green:
// money_clicker
module money_clicker(clk, rst, key_data, key_valid, tick, money, asset, HEX0, HEX1, HEX2, HEX3, HEX4, HEX5);
For scale: ~3600 cells after synthesis, roughly 150 flip-flops, ~100 I/O pins, about 25000 um2 of cells after synthesis.
clock: 25.0 ns
lec_check: 0
abc_area: 0
cap_margin: 35
cell_pad_in_sites_global_placement: 1
core_aspect_ratio: 0.5
core_margin: 2
core_utilization: 33
cts_cluster_diameter: 77
cts_cluster_size: 100
place_density: 0.89
slew_margin: 5
tns_end_percent: 15
run.sh (not shown) runs the stock make flow with config.mk's settings and CLKGATE_MAP_FILE=.
The final layout from green, which completed every stage, passed the timing, design-rule and antenna checks at the end of the flow.
## Diff of input files: orange against green
Settings: CAP_MARGIN now 20, was 35; TNS_END_PERCENT now 20, was 15; CORE_ASPECT_RATIO no longer set, was 0.5; PLACE_DENSITY now 0.88, was 0.89; CORE_UTILIZATION now 26, was 33.
[summary]
orange ended with more fmax than green. Summary — flip-flop and latch share of the layout cell area, orange relative to green: lower, by 0.15 points. Final instance area delta (orange − green): unfavourable. The clock-pin transition on the worst setup and hold timing paths was comparable across orange and green. The post-route core utilization number comes out higher for green vs orange. orange and green ended up with roughly the same clock skew. Routed wire in orange totals less than in green. orange has more setup slack than green.

---

Starting RTL as in the previous note.
==> flow/config.mk <==
export PLATFORM = sky130hd
export DESIGN_NAME = money_clicker
export DESIGN_NICKNAME = money_clicker
export VERILOG_FILES = /design/flow/design.v
export SDC_FILE = /design/flow/constraint.sdc
export NUM_CORES = 4
export LEC_CHECK = 0
export ABC_AREA = 0
export CAP_MARGIN = 15
export CELL_PAD_IN_SITES_DETAIL_PLACEMENT = 2
export CELL_PAD_IN_SITES_GLOBAL_PLACEMENT = 3
export CORE_ASPECT_RATIO = 1.63
export CORE_MARGIN = 3
export CORE_UTILIZATION = 48
export CTS_CLUSTER_SIZE = 78
export GPL_ROUTABILITY_DRIVEN = 1
export GPL_TIMING_DRIVEN = 0
export MAX_ROUTING_LAYER = met5
export MIN_ROUTING_LAYER = met2
export PLACE_DENSITY = 0.73
export SETUP_SLACK_MARGIN = 1.11
export SLEW_MARGIN = 20
==> flow/constraint.sdc <==
create_clock -name core_clock -period 13.3 [get_ports {clk}]
set_input_delay 2.6600 -clock core_clock [delete_from_list [all_inputs] [get_ports {clk}]]
set_output_delay 2.6600 -clock core_clock [all_outputs]
set_load 0.01 [all_outputs]
The starting point never finished: it broke off in global placement without I/O (GPL-0301).
Next try:
ABC_AREA = 1   (was 0)
CAP_MARGIN = 20   (was 15)
CELL_PAD_IN_SITES_DETAIL_PLACEMENT = not set   (was 2)
CELL_PAD_IN_SITES_GLOBAL_PLACEMENT = not set   (was 3)
CORE_ASPECT_RATIO = not set   (was 1.63)
CORE_MARGIN = 2   (was 3)
CORE_UTILIZATION = 62   (was 48)
CTS_CLUSTER_DIAMETER = 358   (was not set)
CTS_CLUSTER_SIZE = 96   (was 78)
GPL_ROUTABILITY_DRIVEN = not set   (was 1)
GPL_TIMING_DRIVEN = not set   (was 0)
MAX_ROUTING_LAYER = not set   (was met5)
MIN_ROUTING_LAYER = not set   (was met2)
PLACE_DENSITY = 0.42   (was 0.73)
SETUP_SLACK_MARGIN = not set   (was 1.11)
TNS_END_PERCENT = 10   (was not set)
This time the run finished but fails on negative setup slack.
Die size falls by a quarter to a third.
Area after synthesis drops by about a fifth.
Synthesized cell count falls by a few percent.
Next try:
CORE_UTILIZATION = 67   (was 62)
CTS_CLUSTER_DIAMETER = not set   (was 358)
PLACE_DENSITY = not set   (was 0.42)
TNS_END_PERCENT = not set   (was 10)
clock period = 31.3 ns   (was 13.3 ns; I/O delays follow)
Effect:
- The new run passed the timing, design-rule and antenna checks
- setup slack gets better by 13 ns
- via count shrinks by about a fifth
- first-iteration DRC count fell by a quarter to a third
- synthesized area is unchanged
- routed wire length shrinks by a quarter to a third
- die size shrinks by a little under a tenth
- register-to-register slack is better by 18 ns
- final area decreases by about a fifth
- utilization drops by 10 points
Next try:
ABC_AREA = not set   (was 1)
CORE_UTILIZATION = 40   (was 67)
CTS_CLUSTER_SIZE = not set   (was 96)
clock period = 25.0 ns   (was 31.3 ns; I/O delays follow)
What happened:
- via count is higher by roughly a tenth
- routed wire length is higher by about a fifth
- count of clock-buffer cells in the layout is lower by 2
- cell area is higher by about a fifth

---

JK:
Starting RTL as in the previous note.
export LEC_CHECK = 0
export CAP_MARGIN = 20
export CORE_MARGIN = 2
export CORE_UTILIZATION = 61
export CTS_CLUSTER_SIZE = 57
export PLACE_DENSITY_LB_ADDON = 0.06
export SETUP_SLACK_MARGIN = 3.98
export SLEW_MARGIN = 20
export TNS_END_PERCENT = 5
create_clock -name core_clock -period 13.9 [get_ports {clk}]
The flow for JK finished, though final verification flagged setup timing.
#### Input delta (MS over JK)
Settings: TNS_END_PERCENT no longer set, was 5; CTS_CLUSTER_SIZE now 43, was 57; CORE_UTILIZATION now 69, was 61; the clock period (ns, I/O delays scaled along) now 19.7, was 13.9.
### Flow results
MS never completed; the flow aborted with a tool error in global routing.
Comparing JK against MS, there is no change at all in I/O pin count.
Compared with JK, MS shows a lower cell row count.
As of MS, core region area had fallen by more than 10% compared to JK.
From JK to MS the numbers moved as follows: post-placement cell area moved down, pre-CTS setup slack moved up.
The inputs of AL differ from those of MS as listed below.
Settings: putting CTS_CLUSTER_DIAMETER at 238 where nothing was set; putting ABC_AREA at 1 where nothing was set; clearing CTS_CLUSTER_SIZE, which used to be 43; swapping 0.06 for 0.2 in PLACE_DENSITY_LB_ADDON; clearing SETUP_SLACK_MARGIN, which used to be 3.98; swapping 69 for 72 in CORE_UTILIZATION; swapping 19.7 for 21.6 in the clock period (ns, I/O delays scaled along).
==> results <==
- AL finished all stages; the layout is clean.
- MS has a lower fraction of the mapped netlist area in adder cells than AL.
- Between AL and MS, post-synth design cell area is higher for MS, AL comes in under that.
- On AL: gate count of the mapped netlist is 180 lower than what MS gave.
- Compound-gate portion of the synthesized area for AL: 18 points down relative to MS
